==> inputs of exp/violet <==
// dlf_core
module dlf_core (
   input             clk,
   input             rstn,
   input             dlf_en,
   input  [4:0]      tdc_dout,
   input  [17:0]     dlf_a2,
   input  [17:0]     dlf_a3,
   input  [17:0]     dlf_b1,
   input  [17:0]     dlf_b2,
   input  [14:0]     dlf_sdm_nc_in,
   output [15:0]     dlf_out,
   output            dlf_valid
   );
   wire signed [5:0]  dec_in;
   wire signed [20:0] dec_out;
   wire signed [15:0] dec_out_slc;
   wire signed [15:0] dlf_sdm_nc_in_ext;
   wire signed [15:0] dlf_in;
   wire signed [15:0] lf_out;
   wire               dec_ce;
   reg  [15:0]        dlf_out_r;
   reg                dlf_valid_r;
   assign dec_in = tdc_dout - 6'sd16;
   assign dlf_sdm_nc_in_ext = {1'b0,dlf_sdm_nc_in};
   assign dec_out_slc = dec_out[20:5];
   assign dlf_in = dec_out_slc - dlf_sdm_nc_in_ext;
   decimator decimator_1(
			 .clk(clk),
			 .enable(dlf_en),
			 .rstn(rstn),
			 .filter_in(dec_in),
			 .filter_out(dec_out),
			 .ce_out(dec_ce)
			 );
   loop_filter loop_filter_1(
			     .clk(clk),
			     .rstn(rstn),
			     .enable(dec_ce),
			     .filter_in(dlf_in),
			     .ceout(),
			     .filter_out(lf_out),
			     .a2(dlf_a2),
  ...
Settings: LEC_CHECK=0, CAP_MARGIN=40, CORE_MARGIN=2, CORE_UTILIZATION=72, MAX_ROUTING_LAYER=met4, SLEW_MARGIN=5; clock period 15.8 ns.
run.sh (not shown) runs the stock make flow with config.mk's settings and CLKGATE_MAP_FILE=.
==> inputs of exp/onyx, as changes to exp/violet <==
CAP_MARGIN = 20   (was 40)
CORE_UTILIZATION = 40   (was 72)
CTS_CLUSTER_DIAMETER = 81   (was default)
GPL_TIMING_DRIVEN = 0   (was default)
SLEW_MARGIN = 20   (was 5)
TNS_END_PERCENT = 25   (was default)
==> flow/constraint.sdc (replaced) <==
create_clock -name core_clock -period 25.0 [get_ports {clk}]
set_input_delay 5.0000 -clock core_clock [delete_from_list [all_inputs] [get_ports {clk}]]
set_output_delay 5.0000 -clock core_clock [all_outputs]
set_load 0.01 [all_outputs]
==> inputs of exp/quartz, as changes to exp/violet <==
CAP_MARGIN = 0   (was 40)
CORE_UTILIZATION = 71   (was 72)
CTS_CLUSTER_SIZE = 36   (was default)
HOLD_SLACK_MARGIN = -0.05   (was default)
MAX_ROUTING_LAYER = default   (was met4)
SETUP_SLACK_MARGIN = 4.05   (was default)
SLEW_MARGIN = 20   (was 5)
==> flow/constraint.sdc (replaced) <==
create_clock -name core_clock -period 13.7 [get_ports {clk}]
set_input_delay 2.7400 -clock core_clock [delete_from_list [all_inputs] [get_ports {clk}]]
set_output_delay 2.7400 -clock core_clock [all_outputs]
set_load 0.01 [all_outputs]
==> inputs of exp/pepper, as changes to exp/violet <==
ABC_AREA = 1   (was default)
CAP_MARGIN = 20   (was 40)
CORE_UTILIZATION = 63   (was 72)
CTS_CLUSTER_SIZE = 97   (was default)
MAX_ROUTING_LAYER = default   (was met4)
SLEW_MARGIN = 20   (was 5)
TNS_END_PERCENT = 15   (was default)
==> flow/constraint.sdc (replaced) <==
create_clock -name core_clock -period 16.5 [get_ports {clk}]
set_input_delay 3.3000 -clock core_clock [delete_from_list [all_inputs] [get_ports {clk}]]
set_output_delay 3.3000 -clock core_clock [all_outputs]
set_load 0.01 [all_outputs]
==> comparison <==
- First-iteration DRC count: exp/violet > exp/pepper > exp/quartz > exp/onyx.
- In exp/onyx the final cell count is higher than in exp/quartz, by about 3.7%.
- Sequential share of layout area: exp/onyx > exp/pepper > exp/quartz > exp/violet.
- Count of clock-buffer cells in the layout is the same in exp/quartz and exp/violet.
- exp/pepper completed, yet does not pass: negative setup slack. exp/violet reached the layout checks and failed them: negative setup slack. exp/onyx ran to the end with no violations. exp/quartz finished but fails on negative setup slack.
- In synthesized cell count, exp/onyx and exp/violet do not differ.
- Die area: exp/onyx > exp/pepper > exp/quartz > exp/violet.
- Critical path depth, highest first: exp/pepper, exp/violet, exp/quartz, exp/onyx.
==> figures <==
item                                                             exp/pepper          exp/onyx                exp/violet                exp/quartz
Total Routing Usage GR                                                0.356             0.232                     0.397                     0.362
Synthesized area                                                  60700 µm²         61100 µm²                 61100 µm²                 61100 µm²
Fraction of cell area in non-clock buffers                            0.111            0.0344                     0.110                     0.110
R2R depth                                                                86                70                        79                        77
Crit path from                                             dlf_sdm_nc_in[0]  dlf_sdm_nc_in[0]          dlf_sdm_nc_in[1]          dlf_sdm_nc_in[0]
Result of the run                                  finished with violations  timing/DRC/antenna clean  finished with violations  finished with violations
Layout check failures                                  negative setup slack                 -      negative setup slack      negative setup slack
Filler cell count in the final layout                                  7291             14813                      4689                      4925
Worst setup slack after placement                                  -2.43 ns          -2.15 ns                  -4.25 ns                  -5.85 ns
Area of the die                                                   98800 µm²        156000 µm²                 87300 µm²                 88500 µm²
Average routed wire per standard cell                               18.0 µm           19.0 µm                   19.0 µm                   18.5 µm
Sum of routed wire length over all layers                            170 mm            170 mm                    164 mm                    160 mm
Placed insts                                                           9300              8906                      8479                      8479
Simple-gate area share of the yosys netlist                           0.154             0.156                     0.156                     0.156
Min Hold Slack                                                     0.388 ns          0.450 ns                  0.468 ns                  0.453 ns
Post-layout instance count excluding filler cells                      9460              8961                      8639                      8644
